==> 02-22: inputs <==
==> flow/design.v <==
module pit_counter(
    input             clk,
    input             rst_n,
    input             clock,
    input             gate,
    output reg        out,
    input       [7:0] data_in,
    input             set_control_mode,
    input             latch_count,
    input             latch_status,
    input             write,
    input             read,
    output      [7:0] data_out
);
reg [2:0] mode;
always @(posedge clk) begin
    if(rst_n == 1'b0)         mode <= 3'd2;
    else if(set_control_mode) mode <= data_in[3:1];
end
reg bcd;
always @(posedge clk) begin
    if(rst_n == 1'b0)         bcd <= 1'd0;
    else if(set_control_mode) bcd <= data_in[0];
end
reg [1:0] rw_mode;
always @(posedge clk) begin
    if(rst_n == 1'b0)         rw_mode <= 2'd1;
    else if(set_control_mode) rw_mode <= data_in[5:4];
end
reg [7:0] counter_l;
always @(posedge clk) begin
    if(rst_n == 1'b0)                               counter_l <= 8'd0;
    else if(set_control_mode)                       counter_l <= 8'd0;
    else if(write && rw_mode == 2'd3 && ~msb_write) counter_l <= data_in;
    else if(write && rw_mode == 2'd1)               counter_l <= data_in;
end
reg [7:0] counter_m;
always @(posedge clk) begin
    if(rst_n == 1'b0)                               counter_m <= 8'd0;
    else if(set_control_mode)                       counter_m <= 8'd0;
    else if(write && rw_mode == 2'd3 && msb_write)  counter_m <= data_in;
    else if(write && rw_mode == 2'd2)               counter_m <= data_in;
end
reg [7:0] output_l;
always @(posedge clk) begin
    if(rst_n == 1'b0)                       output_l <= 8'd0;
    else if(latch_count && ~output_latched) output_l <= counter[7:0];
    else if(~output_latched)                output_l <= counter[7:0];
end
reg [7:0] output_m;
always @(posedge clk) begin
    if(rst_n == 1'b0)                       output_m <= 8'd0;
    else if(latch_count && ~output_latched) output_m <= counter[15:8];
    else if(~output_latched)                output_m <= counter[15:8];
end
reg output_latched;
always @(posedge clk) begin
    if(rst_n == 1'b0)                               output_latched <= 1'b0;
    else if(set_control_mode)                       output_latched <= 1'b0;
    else if(latch_count)                            output_latched <= 1'b1;
    else if(read && (rw_mode != 2'd3 || msb_read))  output_latched <= 1'b0;
end
reg null_counter;
always @(posedge clk) begin
    if(rst_n == 1'b0)                                null_counter <= 1'b0;
    else if(set_control_mode)                        null_counter <= 1'b1;
    else if(write && (rw_mode != 2'd3 || msb_write)) null_counter <= 1'b1;
    else if(load)                                    null_counter <= 1'b0;
end
reg msb_write;
always @(posedge clk) begin
    if(rst_n == 1'b0)                       msb_write <= 1'b0;
    else if(set_control_mode)               msb_write <= 1'b0;
    else if(write_pulse && rw_mode == 2'd3) msb_write <= ~msb_write;
end
reg msb_read;
always @(posedge clk) begin
    if(rst_n == 1'b0)                      msb_read <= 1'b0;
    else if(set_control_mode)              msb_read <= 1'b0;
    else if(read_pulse && rw_mode == 2'd3) msb_read <= ~msb_read;
end
reg [7:0] status;
always @(posedge clk) begin
    if(rst_n == 1'b0)                        status <= 8'd0;
    else if(latch_status && ~status_latched) status <= { out, null_counter, rw_mode, mode, bcd };
end
reg status_latched;
always @(posedge clk) begin
    if(rst_n == 1'b0)           status_latched <= 1'b0;
    else if(set_control_mode)   status_latched <= 1'b0;
    else if(latch_status)       status_latched <= 1'b1;
    else if(read)               status_latched <= 1'b0;
end
assign data_out =
    (status_latched)               ? status   :
    (rw_mode == 2'd3 && ~msb_read) ? output_l :
    (rw_mode == 2'd3 &&  msb_read) ? output_m :
    (rw_mode == 2'd1)              ? output_l :
                                     output_m;
reg two_byte_write;
always @(posedge clk) begin
    if(rst_n == 1'b0)                 two_byte_write <= 1'b0;
    else if(write && rw_mode == 2'd3) two_byte_write <= 1'b1;
    else if(set_control_mode || load) two_byte_write <= 1'b0;
end
reg set_control_mode_last;
always @(posedge clk) set_control_mode_last <= set_control_mode;
reg set_control_mode_pulse;
always @(posedge clk) set_control_mode_pulse <= set_control_mode_last & ~set_control_mode;
reg write_last;
always @(posedge clk) write_last <= write;
reg write_pulse;
always @(posedge clk) write_pulse <= write_last & ~write;
reg read_last;
always @(posedge clk) read_last <= read;
reg read_pulse;
always @(posedge clk) read_pulse <= read_last & ~read;
reg clock_last;
always @(posedge clk) clock_last <= clock;
reg clock_pulse;
always @(posedge clk) clock_pulse <= clock_last & ~clock;
reg gate_last;
always @(posedge clk) gate_last <= gate;
reg gate_sampled;
always @(posedge clk) begin
    if(rst_n == 1'b0)             gate_sampled <= 1'b0;
    else if(~clock_last && clock) gate_sampled <= gate;
end
reg trigger;
always @(posedge clk) begin
    if(rst_n == 1'b0)             trigger <= 1'b0;
    else if(~gate_last && gate)   trigger <= 1'b1;
    else if(~clock_last && clock) trigger <= 1'b0;
end
reg trigger_sampled;
always @(posedge clk) begin
    if(rst_n == 1'b0)            trigger_sampled <= 1'b0;
    else if(~clock_last & clock) trigger_sampled <= trigger;
end
always @(posedge clk) begin
    if(rst_n == 1'b0)                                                 out <= 1'b1;
    else if(set_control_mode_pulse && mode      == 3'd0)              out <= 1'b0;
    else if(set_control_mode_pulse && mode      == 3'd1)              out <= 1'b1;
    else if(set_control_mode_pulse && mode[1:0] == 2'd2)              out <= 1'b1;
    else if(set_control_mode_pulse && mode[1:0] == 2'd3)              out <= 1'b1;
    else if(set_control_mode_pulse && mode      == 3'd4)              out <= 1'b1;
    else if(set_control_mode_pulse && mode      == 3'd5)              out <= 1'b1;
    else if(mode      == 3'd0 && (load || two_byte_write))            out <= 1'b0;
    else if(mode      == 3'd0 && counter == 16'd1 && enable)          out <= 1'b1;
    else if(mode      == 3'd1 && load)                                out <= 1'b0;
    else if(mode      == 3'd1 && counter == 16'd1 && enable)          out <= 1'b1;
    else if(mode[1:0] == 2'd2 && ~gate)                               out <= 1'b1;
    else if(mode[1:0] == 2'd2 && load)                                out <= 1'b1;
    else if(mode[1:0] == 2'd2 && counter == 16'd2 && enable)          out <= 1'b0;
    else if(mode[1:0] == 2'd3 && ~gate)                               out <= 1'b1;
    else if(mode[1:0] == 2'd3 && load && loaded && ~trigger_sampled)  out <= ~out;
    else if(mode      == 3'd4 && counter == 16'd1 && enable)          out <= 1'b0;
    else if(mode      == 3'd4 && counter == 16'd0 && enable)          out <= 1'b1;
    else if(mode      == 3'd5 && counter == 16'd1 && enable)          out <= 1'b0;
    else if(mode      == 3'd5 && counter == 16'd0 && enable)          out <= 1'b1;
end
reg written;
always @(posedge clk) begin
    if(rst_n == 1'b0)                                    written <= 1'b0;
    else if(set_control_mode)                            written <= 1'b0;
    else if(write_pulse && rw_mode != 2'd3)              written <= 1'b1;
    else if(write_pulse && rw_mode == 2'd3 && msb_write) written <= 1'b1;
    else if(load)                                        written <= 1'b0;
end
reg control_set;
always @(posedge clk) begin
    if(rst_n == 1'b0)         control_set <= 1'b0;
    else if(set_control_mode) control_set <= 1'b1;
    else if(load)             control_set <= 1'b0;
end
reg loaded;
always @(posedge clk) begin
    if(rst_n == 1'b0)         loaded <= 1'b0;
    else if(set_control_mode) loaded <= 1'b0;
    else if(load)             loaded <= 1'b1;
end
wire load = 
    (mode      == 3'd0 &&   written) ||                  
    clock_pulse && (
    (mode      == 3'd1 &&   trigger_sampled) ||
    (mode[1:0] == 2'd2 && ((written && control_set) || trigger_sampled || (loaded && gate_sampled && counter == 16'd1))) ||
    (mode[1:0] == 2'd3 && ((written && control_set) || trigger_sampled || (loaded && gate_sampled && counter == ((counter_l[0] & out) ? 16'd0 : 16'd2)))) ||
    (mode      == 3'd4 &&   written) ||
    (mode      == 3'd5 && ((written && control_set) || loaded) && trigger_sampled)
);
wire enable = ~load && loaded && clock_pulse && (
    (mode      == 3'd0 && gate_sampled && ~two_byte_write) ||
    (mode      == 3'd1) ||
    (mode[1:0] == 2'd2 && gate_sampled) ||
    (mode[1:0] == 2'd3 && gate_sampled) ||
    (mode      == 3'd4 && gate_sampled) ||
    (mode      == 3'd5)
);
wire [15:0] counter_minus_1 =
    (bcd && !counter[15:0]) ? 16'h9999 :
    (bcd && !counter[11:0]) ? { counter[15:12] - 1'd1, 12'h999 } :
    (bcd && !counter[7:0])  ? { counter[15:8]  - 1'd1,   8'h99 } :
    (bcd && !counter[3:0])  ? { counter[15:4]  - 1'd1,    4'h9 } :
                                counter - 1'd1;
reg [15:0] counter;
always @(posedge clk) begin
    if(rst_n == 1'b0) counter <= 16'd0;
    else if(load)     counter <= {counter_m, counter_l[7:1], counter_l[0] & (mode[1:0] != 2'd3)};
    else if(enable)   counter <= counter_minus_1 - (mode[1:0] == 2'd3);
end
endmodule
module pit(
	input               clk,
	input               rst_n,
	output              irq,
	input       [2:0]   io_address,
	input               io_read,
	output reg  [7:0]   io_readdata,
	input               io_write,
	input       [7:0]   io_writedata,
	output              speaker_out,
	input      [27:0]   clock_rate
);
reg [27:0] clk_rate;
always @(posedge clk) clk_rate <= clock_rate;
reg ce_system_counter;
reg [27:0] sum;
always @(posedge clk) begin : system_counter
	reg [27:0] sum_next;
	sum_next = sum + 28'd2386362;  
	ce_system_counter <= 1'b0;
	if(rst_n == 1'b0) sum <= 28'd0;
	else if(sum_next >= clk_rate) begin
		sum <= sum_next - clk_rate;
		ce_system_counter <= 1'b1;
	end
	else sum <= sum_next;
end
reg system_clock;
always @(posedge clk) begin
    if(rst_n == 1'b0)           system_clock <= 1'b0;
    else if(ce_system_counter)  system_clock <= ~system_clock;
end
always @(posedge clk) if(io_read) io_readdata <=
    (io_read && io_address == 0) ? counter_0_readdata :
    (io_read && io_address == 1) ? counter_1_readdata :
    (io_read && io_address == 2) ? counter_2_readdata :
    (io_read && io_address[2])   ? { 2'b0, spk_out, counter_1_toggle, 2'b0, speaker_enable, speaker_gate } :
                                     8'd0;  
reg [5:0] counter_1_cnt;
always @(posedge clk) begin
    if(rst_n == 1'b0)                                       counter_1_cnt <= 6'd0;
    else if(ce_system_counter && counter_1_cnt == 6'd35)    counter_1_cnt <= 6'd0;
    else if(ce_system_counter)                              counter_1_cnt <= counter_1_cnt + 6'd1;
end
reg counter_1_toggle;
always @(posedge clk) begin
    if(rst_n == 1'b0)                                       counter_1_toggle <= 1'b0;
    else if(ce_system_counter && counter_1_cnt == 6'd35)    counter_1_toggle <= ~(counter_1_toggle);
end
reg speaker_gate;
always @(posedge clk) begin
    if(rst_n == 1'b0)                  speaker_gate <= 1'b0;
    else if(io_write && io_address[2]) speaker_gate <= io_writedata[0];
end
reg speaker_enable;
always @(posedge clk) begin
    if(rst_n == 1'b0)                  speaker_enable <= 1'b0;
    else if(io_write && io_address[2]) speaker_enable <= io_writedata[1];
end
assign speaker_out = spk_out & speaker_enable;
wire [7:0] counter_0_readdata;
wire [7:0] counter_1_readdata;
wire [7:0] counter_2_readdata;
pit_counter pit_counter_0(
    .clk                (clk),
    .rst_n              (rst_n),
    .clock              (system_clock),      
    .gate               (1'b1),              
    .out                (irq),               
    .data_in            (io_writedata),                                                                                                                                       
    .set_control_mode   (io_write && io_address == 3 && io_writedata[7:6] == 2'b00 && io_writedata[5:4] != 2'b00),                                                            
    .latch_count        (io_write && io_address == 3 && ((io_writedata[7:6] == 2'b00 && io_writedata[5:4] == 2'b00) || (io_writedata[7:5] == 3'b110 && io_writedata[1]))),    
    .latch_status       (io_write && io_address == 3 && io_writedata[7:6] == 2'b11 && io_writedata[4] == 1'b0 && io_writedata[1]),                                            
    .write              (io_write && io_address == 0),                                                                                                                        
    .read               (io_read  && io_address == 0),                                                                                                                        
    .data_out           (counter_0_readdata)     
);
pit_counter pit_counter_1(
    .clk                (clk),
    .rst_n              (rst_n),
    .clock              (system_clock),      
    .gate               (1'b1),              
    /*verilator lint_off PINNOCONNECT*/
    .out                (),                  
    /*verilator lint_on PINNOCONNECT*/
    .data_in            (io_writedata),                                                                                                                                       
    .set_control_mode   (io_write && io_address == 3 && io_writedata[7:6] == 2'b01 && io_writedata[5:4] != 2'b00),                                                            
    .latch_count        (io_write && io_address == 3 && ((io_writedata[7:6] == 2'b01 && io_writedata[5:4] == 2'b00) || (io_writedata[7:5] == 3'b110 && io_writedata[2]))),    
    .latch_status       (io_write && io_address == 3 && io_writedata[7:6] == 2'b11 && io_writedata[4] == 1'b0 && io_writedata[2]),                                            
    .write              (io_write && io_address == 1),                                                                                                                        
    .read               (io_read  && io_address == 1),                                                                                                                        
    .data_out           (counter_1_readdata)     
);
wire spk_out;
pit_counter pit_counter_2(
    .clk                (clk),
    .rst_n              (rst_n),
    .clock              (system_clock),      
    .gate               (speaker_gate),      
    .out                (spk_out),           
    .data_in            (io_writedata),                                                                                                                                       
    .set_control_mode   (io_write && io_address == 3 && io_writedata[7:6] == 2'b10 && io_writedata[5:4] != 2'b00),                                                            
    .latch_count        (io_write && io_address == 3 && ((io_writedata[7:6] == 2'b10 && io_writedata[5:4] == 2'b00) || (io_writedata[7:5] == 3'b110 && io_writedata[3]))),    
    .latch_status       (io_write && io_address == 3 && io_writedata[7:6] == 2'b11 && io_writedata[4] == 1'b0 && io_writedata[3]),                                            
    .write              (io_write && io_address == 2),                                                                                                                        
    .read               (io_read  && io_address == 2),                                                                                                                        
    .data_out           (counter_2_readdata)     
);
endmodule
==> flow/run.sh <==
#!/bin/bash
# the make line also repeats each setting of config.mk as NAME=value (left out here)
make -C /OpenROAD-flow-scripts/flow DESIGN_CONFIG=/design/flow/config.mk WORK_HOME=/design/flow/orfs CLKGATE_MAP_FILE= finish
==> flow/config.mk <==
export PLATFORM = sky130hd
export DESIGN_NAME = pit
export DESIGN_NICKNAME = pit
export VERILOG_FILES = /design/flow/design.v
export SDC_FILE = /design/flow/constraint.sdc
export NUM_CORES = 4
export LEC_CHECK = 0
export ABC_AREA = 1
export CAP_MARGIN = 20
export CORE_MARGIN = 2
export CORE_UTILIZATION = 72
export PLACE_DENSITY = 0.4
export SETUP_SLACK_MARGIN = 1.07
export SLEW_MARGIN = 20
export TNS_END_PERCENT = 5
==> flow/constraint.sdc <==
create_clock -name core_clock -period 3.62 [get_ports {clk}]
set_input_delay 0.7240 -clock core_clock [delete_from_list [all_inputs] [get_ports {clk}]]
set_output_delay 0.7240 -clock core_clock [all_outputs]
set_load 0.01 [all_outputs]
==> inputs of 08-28, as changes to 02-22 <==
ABC_AREA = not set   (was 1)
CELL_PAD_IN_SITES_DETAIL_PLACEMENT = 2   (was not set)
CORE_UTILIZATION = 40   (was 72)
PLACE_DENSITY = not set   (was 0.4)
SETUP_SLACK_MARGIN = not set   (was 1.07)
TNS_END_PERCENT = not set   (was 5)
==> flow/constraint.sdc (replaced) <==
create_clock -name core_clock -period 3.56 [get_ports {clk}]
set_input_delay 0.7120 -clock core_clock [delete_from_list [all_inputs] [get_ports {clk}]]
set_output_delay 0.7120 -clock core_clock [all_outputs]
set_load 0.01 [all_outputs]
==> inputs of 07-01, as changes to 02-22 <==
ABC_AREA = not set   (was 1)
CORE_UTILIZATION = 65   (was 72)
PLACE_DENSITY = not set   (was 0.4)
SETUP_SLACK_MARGIN = not set   (was 1.07)
TNS_END_PERCENT = not set   (was 5)
==> flow/constraint.sdc (replaced) <==
create_clock -name core_clock -period 5.12 [get_ports {clk}]
set_input_delay 1.0240 -clock core_clock [delete_from_list [all_inputs] [get_ports {clk}]]
set_output_delay 1.0240 -clock core_clock [all_outputs]
set_load 0.01 [all_outputs]
==> inputs of 04-07, as changes to 02-22 <==
CTS_CLUSTER_DIAMETER = 153   (was not set)
PLACE_DENSITY = not set   (was 0.4)
PLACE_DENSITY_LB_ADDON = 0.08   (was not set)
SETUP_SLACK_MARGIN = 0.97   (was 1.07)
TNS_END_PERCENT = not set   (was 5)
==> flow/constraint.sdc (replaced) <==
create_clock -name core_clock -period 3.28 [get_ports {clk}]
set_input_delay 0.6560 -clock core_clock [delete_from_list [all_inputs] [get_ports {clk}]]
set_output_delay 0.6560 -clock core_clock [all_outputs]
set_load 0.01 [all_outputs]
==> results <==
| item | 02-22 | 04-07 | 07-01 | 08-28 |
|---|---|---|---|---|
| YS chip area | 17,520 um2 | 17,520 um2 | 17,440 um2 | 17,440 um2 |
| Last element of the critical path | sum[11] | - | sum[26] | pit_counter_1.counter[5] |
| Reg clk slew, reported paths | 0.06 ns | - | 0.06 ns | 0.08 ns |
| Vias per cell | 6.278 | - | 6.231 | 7.375 |
| HPWL after DPL | 36,260 um | 37,200 um | 31,650 um | 55,380 um |
| Total met2 wirelength after detailed routing | 25,700 um | - | 21,050 um | 52,780 um |
| Part of the power in registers | 33.1% | - | 36.8% | 27.2% |
| Result of the run | complete, but fails checks | stopped before the end | timing/DRC/antenna clean | complete, but fails checks |
| Failing step | - | global routing | - | - |
| Violated checks | negative setup slack | - | - | max-capacitance violations, max-slew violations, negative setup slack |
| Worst slew pin tran | 0.8670 ns | - | 1.091 ns | 2.076 ns |
| Post-synthesis cell count | 2,494 | 2,494 | 2,162 | 2,162 |
| Combinational Gates | 1,783 | - | 1,639 | 1,639 |
| Clock Skews | 0.01424 ns | - | 0.01618 ns | 0.04331 ns |
| Number of OpenROAD warnings | 41 | - | 38 | 39 |
| Number of flip-flops and latches | 316 | - | 316 | 316 |
Power is estimated from default activity; no workload was simulated.
